## lane 1
==> flow/design.v (excerpt) <==
module Mesh( 
  input         clock, 
  input  [7:0]  io_in_a_0_0, 
  input  [7:0]  io_in_a_1_0, 
  input  [7:0]  io_in_a_2_0, 
  input  [7:0]  io_in_a_3_0, 
  input  [7:0]  io_in_d_0_0, 
  input  [7:0]  io_in_d_1_0, 
  input  [7:0]  io_in_d_2_0, 
  input  [7:0]  io_in_d_3_0, 
  input  [15:0]  io_in_b_0_0, 
  input  [15:0]  io_in_b_1_0, 
  input  [15:0]  io_in_b_2_0, 
  input  [15:0]  io_in_b_3_0, 
  input         io_in_control_0_0_propagate, 
  input         io_in_control_1_0_propagate, 
  input         io_in_control_2_0_propagate, 
  input         io_in_control_3_0_propagate, 
  output reg [15:0] io_out_c_0_0, 
  output reg [15:0] io_out_c_1_0, 
  output reg [15:0] io_out_c_2_0, 
  output reg [15:0] io_out_c_3_0
 );
Size: roughly 7300 cells after synthesis, about 200 I/O pins, about 0.080 mm2 of cells after synthesis.
Settings: LEC_CHECK=0, CAP_MARGIN=20, CORE_MARGIN=2, CORE_UTILIZATION=72, CTS_CLUSTER_SIZE=79, PLACE_DENSITY=0.65, SETUP_SLACK_MARGIN=-0.39, SLEW_MARGIN=20; clock period 4.0 ns.
run.sh (not shown) runs the stock make flow with config.mk's settings and CLKGATE_MAP_FILE=.
In lane 1 the implementation ran to completion but is not tape-out ready, as the final checks report setup timing.
Edits applied to the flow inputs when going from lane 1 to lane 2:
# lane 1
export LEC_CHECK = 0
export CAP_MARGIN = 20
export CORE_MARGIN = 2
export CORE_UTILIZATION = 72
export CTS_CLUSTER_SIZE = 79
export PLACE_DENSITY = 0.65
export SETUP_SLACK_MARGIN = -0.39
export SLEW_MARGIN = 20
create_clock -name core_clock -period 4.0 [get_ports {clock}]
# lane 2
export LEC_CHECK = 0
export CAP_MARGIN = 20
export CORE_MARGIN = 2
export CORE_UTILIZATION = 72
export CTS_CLUSTER_SIZE = 79
export PLACE_DENSITY = 0.65
export SETUP_SLACK_MARGIN = 0.97
export SLEW_MARGIN = 20
create_clock -name core_clock -period 5.34 [get_ports {clock}]
## What came out
Lane 2: flow completed, timing, DRC and antenna clean
Lane 2 reports its critical path's slowest cell as fa_2 while lane 1 reports fa_1.
Compared with lane 1, in lane 2 aggregate global-route resource usage fell by 5.4 points, routed wire length fell by 17%, synthesized netlist cell count stayed essentially flat, worst setup slack after placement rose by 1.09 ns.


Mesh again, from the RTL that the note above started with.
==> flow/design.v (excerpt) <==
module Mesh( 
  input         clock, 
  input  [7:0]  io_in_a_0_0, 
  input  [7:0]  io_in_a_1_0, 
  input  [7:0]  io_in_a_2_0, 
  input  [7:0]  io_in_a_3_0, 
  input  [7:0]  io_in_d_0_0, 
  input  [7:0]  io_in_d_1_0, 
  input  [7:0]  io_in_d_2_0, 
  input  [7:0]  io_in_d_3_0, 
  input  [15:0]  io_in_b_0_0, 
  input  [15:0]  io_in_b_1_0, 
  input  [15:0]  io_in_b_2_0, 
  input  [15:0]  io_in_b_3_0, 
  input         io_in_control_0_0_propagate, 
  input         io_in_control_1_0_propagate, 
  input         io_in_control_2_0_propagate, 
  input         io_in_control_3_0_propagate, 
  output reg [15:0] io_out_c_0_0, 
  output reg [15:0] io_out_c_1_0, 
  output reg [15:0] io_out_c_2_0, 
  output reg [15:0] io_out_c_3_0
 );
  wire  mesh_0_0_clock; 		  			
  wire [7:0] mesh_0_0_io_in_a_0;  			
  wire [7:0] mesh_0_0_io_in_b_0; 			
  wire [15:0] mesh_0_0_io_in_d_0; 			
  wire  mesh_0_0_io_in_control_0_propagate; 
  wire [7:0] mesh_0_0_io_out_a_0; 			
  wire [15:0] mesh_0_0_io_out_c_0;			
  wire [7:0] mesh_0_0_io_out_b_0;			
  wire  mesh_0_0_io_out_control_0_propagate;
  wire  mesh_0_1_clock; 
  wire [7:0] mesh_0_1_io_in_a_0; 
  wire [7:0] mesh_0_1_io_in_b_0;
  wire [15:0] mesh_0_1_io_in_d_0;
  wire  mesh_0_1_io_in_control_0_propagate; 
  wire [7:0] mesh_0_1_io_out_a_0; 
  wire [15:0] mesh_0_1_io_out_c_0;
  wire [7:0] mesh_0_1_io_out_b_0;
  ...
clock: 5.2 ns
lec_check: 0
abc_area: 1
cap_margin: 30
cell_pad_in_sites_global_placement: 1
core_margin: 2
core_utilization: 57
cts_cluster_diameter: 64
cts_cluster_size: 49
gpl_timing_driven: 0
place_density_lb_addon: 0.22
setup_slack_margin: -0.28
slew_margin: 35
The first run produced a layout that fails on negative setup slack.
Edit:
Settings changed: ABC_AREA 1 to unset, CAP_MARGIN 30 to 20, CELL_PAD_IN_SITES_GLOBAL_PLACEMENT 1 to unset, CORE_UTILIZATION 57 to 64, CTS_CLUSTER_DIAMETER 64 to unset, CTS_CLUSTER_SIZE 49 to unset, GPL_TIMING_DRIVEN 0 to unset, PLACE_DENSITY_LB_ADDON 0.22 to unset, SETUP_SLACK_MARGIN -0.28 to unset, SLEW_MARGIN 35 to 20.
Clock period 5.2 ns to 4.12 ns, I/O delays scaled along.
The new run finished but fails on negative setup slack.
Cell count came out lower by 16%.
Cell area rises by about 14%.
Clock-buffer cell count is higher by 63.
Synthesized area shrinks by 4.4%.
Fmax increases by 12%.
Sequential share of layout area drops by 2.7 points.
Setup slack gets worse by 0.53 ns.
Edit:
Settings changed: CORE_UTILIZATION 64 to 58, PLACE_DENSITY set to 0.6.
Clock period 4.12 ns to 2.27 ns, I/O delays scaled along.
- The new run finished but failed the layout checks on negative setup slack
- cell count is higher by a few percent
- sequential share of layout area hardly moves
- critical path depth stays the same
- first-iteration DRC count is lower by about a fifth
- worst setup slack loses 1.9 ns
- cell area is higher slightly
Edit:
Settings changed: CELL_PAD_IN_SITES_GLOBAL_PLACEMENT set to 2, CORE_UTILIZATION 58 to 40, CTS_CLUSTER_DIAMETER set to 64, GPL_TIMING_DRIVEN set to 0.
Clock period 2.27 ns to 5.2 ns, I/O delays scaled along.
Result:
- The changed run went through all stages and came out clean
- die area climbs by well over a third
- design area went down by roughly a tenth
- count of clock-buffer cells in the layout climbs by 34
- via count fell by a little under a tenth
- core utilization falls by 29 points
- register-to-register slack improves by 2.6 ns


Mesh again, from the RTL that the note above started with.
==> flow/config.mk <==
export PLATFORM = sky130hd
export DESIGN_NAME = Mesh
export DESIGN_NICKNAME = Mesh
export VERILOG_FILES = /design/flow/design.v
export SDC_FILE = /design/flow/constraint.sdc
export NUM_CORES = 4
export LEC_CHECK = 0
export ABC_AREA = 1
export CAP_MARGIN = 20
export CORE_MARGIN = 2
export CORE_UTILIZATION = 72
export PLACE_DENSITY = 0.6
export SLEW_MARGIN = 20
==> flow/constraint.sdc <==
create_clock -name core_clock -period 2.05 [get_ports {clock}]
set_input_delay 0.4100 -clock core_clock [delete_from_list [all_inputs] [get_ports {clock}]]
set_output_delay 0.4100 -clock core_clock [all_outputs]
set_load 0.01 [all_outputs]
The starting point never finished: it broke off in global routing (5_1_grt) (GRT-0232).
==> next run, changes <==
ABC_AREA = not set   (was 1)
PLACE_DENSITY = 0.65   (was 0.6)
clock period = 4.12 ns   (was 2.05 ns; I/O delays follow)
=> The new run finished but failed the layout checks on negative setup slack. Synthesized cell count drops by a quarter to a third. Die area drops by a few percent. Area after synthesis drops by a few percent.


Mesh again, from the RTL that the note above started with.
export LEC_CHECK = 0
export ABC_AREA = 0
export CAP_MARGIN = 15
export CELL_PAD_IN_SITES_DETAIL_PLACEMENT = 0
export CORE_MARGIN = 2
export CORE_UTILIZATION = 22
export CTS_CLUSTER_DIAMETER = 218
export PLACE_DENSITY_LB_ADDON = 0.14
export SETUP_SLACK_MARGIN = 1.46
export SLEW_MARGIN = 20
create_clock -name core_clock -period 7.84 [get_ports {clock}]
The starting point finished clean.
Rerun with:
ABC_AREA = default   (was 0)
CAP_MARGIN = 20   (was 15)
CELL_PAD_IN_SITES_DETAIL_PLACEMENT = default   (was 0)
CORE_UTILIZATION = 40   (was 22)
CTS_CLUSTER_DIAMETER = default   (was 218)
PLACE_DENSITY = 0.6   (was default)
PLACE_DENSITY_LB_ADDON = default   (was 0.14)
SETUP_SLACK_MARGIN = default   (was 1.46)
clock period = 5.2 ns   (was 7.84 ns; I/O delays follow)
Routed wire length shrinks by 16%.
Maximum frequency grows by 9.5%.
Core utilization grows by 20 points.
Hold slack barely changes.
Final area shrinks by 2.2%.
Worst setup slack degrades by 2.2 ns.
Sequential share of layout area grows by 0.57 points.
Area after synthesis does not change.


Mesh again, from the RTL that the note above started with.
// Mesh
module Mesh( 
  input         clock, 
  input  [7:0]  io_in_a_0_0, 
  input  [7:0]  io_in_a_1_0, 
  input  [7:0]  io_in_a_2_0, 
  input  [7:0]  io_in_a_3_0, 
  input  [7:0]  io_in_d_0_0, 
  input  [7:0]  io_in_d_1_0, 
  input  [7:0]  io_in_d_2_0, 
  input  [7:0]  io_in_d_3_0, 
  input  [15:0]  io_in_b_0_0, 
  input  [15:0]  io_in_b_1_0, 
  input  [15:0]  io_in_b_2_0, 
  input  [15:0]  io_in_b_3_0, 
  input         io_in_control_0_0_propagate, 
  input         io_in_control_1_0_propagate, 
  input         io_in_control_2_0_propagate, 
  input         io_in_control_3_0_propagate, 
  output reg [15:0] io_out_c_0_0, 
  output reg [15:0] io_out_c_1_0, 
  output reg [15:0] io_out_c_2_0, 
  output reg [15:0] io_out_c_3_0
 );
clock: 3.52 ns
lec_check: 0
cap_margin: 20
core_margin: 2
core_utilization: 59
setup_slack_margin: -0.27
slew_margin: 20
The first run finished but failed the layout checks on negative setup slack.
Then changed:
CORE_UTILIZATION = 64   (was 59)
SETUP_SLACK_MARGIN = 0.79   (was -0.27)
clock period = 4.19 ns   (was 3.52 ns; I/O delays follow)
The new run finished but fails on negative setup slack; via count is higher by a few percent; setup slack is better by 0.63 ns; wire length is higher by a few percent; sequential share of layout area is higher by 0.11 points; die size is lower by a little under a tenth; final cell count is lower slightly.


Mesh again, from the RTL that the note above started with.
Design Mesh, start of the top module:
module Mesh( 
  input         clock, 
  input  [7:0]  io_in_a_0_0, 
  input  [7:0]  io_in_a_1_0, 
  input  [7:0]  io_in_a_2_0, 
  input  [7:0]  io_in_a_3_0, 
  input  [7:0]  io_in_d_0_0, 
  input  [7:0]  io_in_d_1_0, 
  input  [7:0]  io_in_d_2_0, 
  input  [7:0]  io_in_d_3_0, 
  input  [15:0]  io_in_b_0_0, 
  input  [15:0]  io_in_b_1_0, 
  input  [15:0]  io_in_b_2_0, 
  input  [15:0]  io_in_b_3_0, 
  input         io_in_control_0_0_propagate, 
  input         io_in_control_1_0_propagate, 
  input         io_in_control_2_0_propagate, 
  input         io_in_control_3_0_propagate, 
  output reg [15:0] io_out_c_0_0, 
  output reg [15:0] io_out_c_1_0, 
  output reg [15:0] io_out_c_2_0, 
  output reg [15:0] io_out_c_3_0
 );
Settings: LEC_CHECK=0, CAP_MARGIN=15, CORE_MARGIN=2, CORE_UTILIZATION=72, CTS_CLUSTER_DIAMETER=105, PLACE_DENSITY=0.65, SLEW_MARGIN=20; clock period 4.12 ns.
The first run completed and failed the layout checks on setup timing.
Next try:
- CAP_MARGIN: 15 -> 20
- CTS_CLUSTER_DIAMETER: 105 -> 30
- CTS_CLUSTER_SIZE: default -> 75
- SETUP_SLACK_MARGIN: default -> 1.04
- clock period: 4.12 -> 4.5 ns (I/O delays scaled with it)
After rerunning: The changed run aborted during 5_1_grt. Die area is unchanged. Area after synthesis stays the same. Synthesized cell count does not change.
Next try:
- CTS_CLUSTER_DIAMETER: 30 -> default
- SETUP_SLACK_MARGIN: 1.04 -> 0.34
After rerunning: Now the flow produced a layout that fails on setup timing; synthesized cell count is unchanged; die size stays the same; synthesized area stays the same.
Next try:
- CTS_CLUSTER_SIZE: 75 -> 79
- SETUP_SLACK_MARGIN: 0.34 -> 0.92
- clock period: 4.5 -> 3.14 ns (I/O delays scaled with it)
After rerunning: This time the run stopped in 5_1_grt; die area does not change; area after synthesis is unchanged; synthesized cell count is unchanged.
Next try:
- CTS_CLUSTER_SIZE: 79 -> 57
- SETUP_SLACK_MARGIN: 0.92 -> default
- clock period: 3.14 -> 3.45 ns (I/O delays scaled with it)
What happened: This time the run finished with setup timing left. Die area stays the same. Area after synthesis stays the same. Synthesized cell count stays the same.
Next try:
- CAP_MARGIN: 20 -> 15
- CTS_CLUSTER_SIZE: 57 -> 79
- SETUP_SLACK_MARGIN: default -> 0.97
- clock period: 3.45 -> 5.15 ns (I/O delays scaled with it)
Now the flow went through all stages and came out clean. Design area came out lower by about 4%. Die size is unchanged. Non-clock buffer count drops by 661. First-iteration DRC count falls by about 37%.


## job 101
Starting RTL as in the previous note.
==> flow/design.v (excerpt) <==
module Mesh( 
  input         clock, 
  input  [7:0]  io_in_a_0_0, 
  input  [7:0]  io_in_a_1_0, 
  input  [7:0]  io_in_a_2_0, 
  input  [7:0]  io_in_a_3_0, 
  input  [7:0]  io_in_d_0_0, 
  input  [7:0]  io_in_d_1_0, 
  input  [7:0]  io_in_d_2_0, 
  input  [7:0]  io_in_d_3_0, 
  input  [15:0]  io_in_b_0_0, 
  input  [15:0]  io_in_b_1_0, 
  input  [15:0]  io_in_b_2_0, 
  input  [15:0]  io_in_b_3_0, 
  input         io_in_control_0_0_propagate, 
  input         io_in_control_1_0_propagate, 
  input         io_in_control_2_0_propagate, 
  input         io_in_control_3_0_propagate, 
  output reg [15:0] io_out_c_0_0, 
  output reg [15:0] io_out_c_1_0, 
  output reg [15:0] io_out_c_2_0, 
  output reg [15:0] io_out_c_3_0
 );
  wire  mesh_0_0_clock; 		  			
  wire [7:0] mesh_0_0_io_in_a_0;  			
  wire [7:0] mesh_0_0_io_in_b_0; 			
  wire [15:0] mesh_0_0_io_in_d_0; 			
  wire  mesh_0_0_io_in_control_0_propagate; 
  wire [7:0] mesh_0_0_io_out_a_0; 			
  ...
Settings: LEC_CHECK=0, CAP_MARGIN=20, CORE_MARGIN=2, CORE_UTILIZATION=65, SETUP_SLACK_MARGIN=0.83, SLEW_MARGIN=20; clock period 3.52 ns.
Job 101: flow complete, layout not clean; failing: negative setup slack
#### Input delta (job 102 over job 101)
- a change of CORE_UTILIZATION from 65 to 40
- an added PLACE_DENSITY of 0.6
- a deleted SETUP_SLACK_MARGIN that had been 0.83
- a change of the clock period (ns, I/O delays scaled along) from 3.52 to 5.07
Cell count: job 101 vs job 102 — no meaningful difference. Looking at setup slack of the most critical reg-to-reg path, job 102 sits 1.39 ns higher than job 101 does. In the floorplan summary, job 102 is listed with a die area greater than that of job 101. Although it ran to completion, job 101 produced a layout that fails the final checks because of negative setup slack. Job 102 finished every stage and its layout cleared the timing, design-rule and antenna checks. Job 101 ended up with met5 as its top routing layer in use; job 102 ended up with met4. Compared with job 101, in job 102 initial antenna violation count -16, clock-buffer cell count grew by 14%.
> inputs changed (job 102 -> job 103)
- setting SETUP_SLACK_MARGIN to 0.39 for the first time
- setting ABC_AREA to 1 for the first time
- setting CTS_CLUSTER_SIZE to 97 for the first time
- changing CORE_UTILIZATION from 40 to 72
- changing the clock period (ns, I/O delays scaled along) from 5.07 to 1.97
--- outcome ---
Job 103 against job 102; instance area after placement is up by more than 10%.
Cell row count sits lower in job 103 than in job 102.
Summary: with job 102 as the reference, per-instance average area after synthesis in job 103 moved down by more than a quarter.
Job 103 vs job 102 on count of instances resized after the clock tree is built: job 103 is the higher one.
Die area: higher on job 102
Post-synthesis cell type count (job 102 / job 103): 1.12
Synthesized area, job 102 and job 103, lower one = job 102.
FAIL job 103 @ global routing: tool exited with error
The lower area figure in the yosys stat output of job 102 and job 103 is in job 102.
Taking job 102 as the reference, in job 103 synthesized cell count went up; routability congestion estimate now larger.
> inputs changed (job 103 -> job 104)
- clearing SETUP_SLACK_MARGIN, which used to be 0.39
- swapping 0.6 for 0.65 in PLACE_DENSITY
- clearing CTS_CLUSTER_SIZE, which used to be 97
- clearing ABC_AREA, which used to be 1
- swapping 1.97 for 4.04 in the clock period (ns, I/O delays scaled along)
Results
Lower parity-gate share of the synthesized area counting xor and xnor cells goes to job 103 over job 104. Job 104 finished every stage; the final checks, however, were not passed, the failures being negative setup slack. Job 104 vs job 103 on core region area: job 104 is the lower one. Of job 104 and job 103, the run reporting the higher chip area estimate from yosys synthesis was job 103. Looking at number of instances in the synthesized netlist, job 104 sits 2961 lower than job 103 does. Of job 104 and job 103, it is job 104 that has the lower final weighted congestion in routability-driven placement. When job 104 is measured against job 103, its synthesized area turns out 4.4% lower. Looking at post-placement cell count across job 104 and job 103, the one that comes out higher is job 103. Comparing job 104 and job 103, post-synthesis net count is higher on job 103. Summary — die area, job 104 relative to job 103: lower, by about 4.4%. Between job 104 and job 103, it is job 104 whose post-CTS repair timing setup buffer count is lower, by 29%.
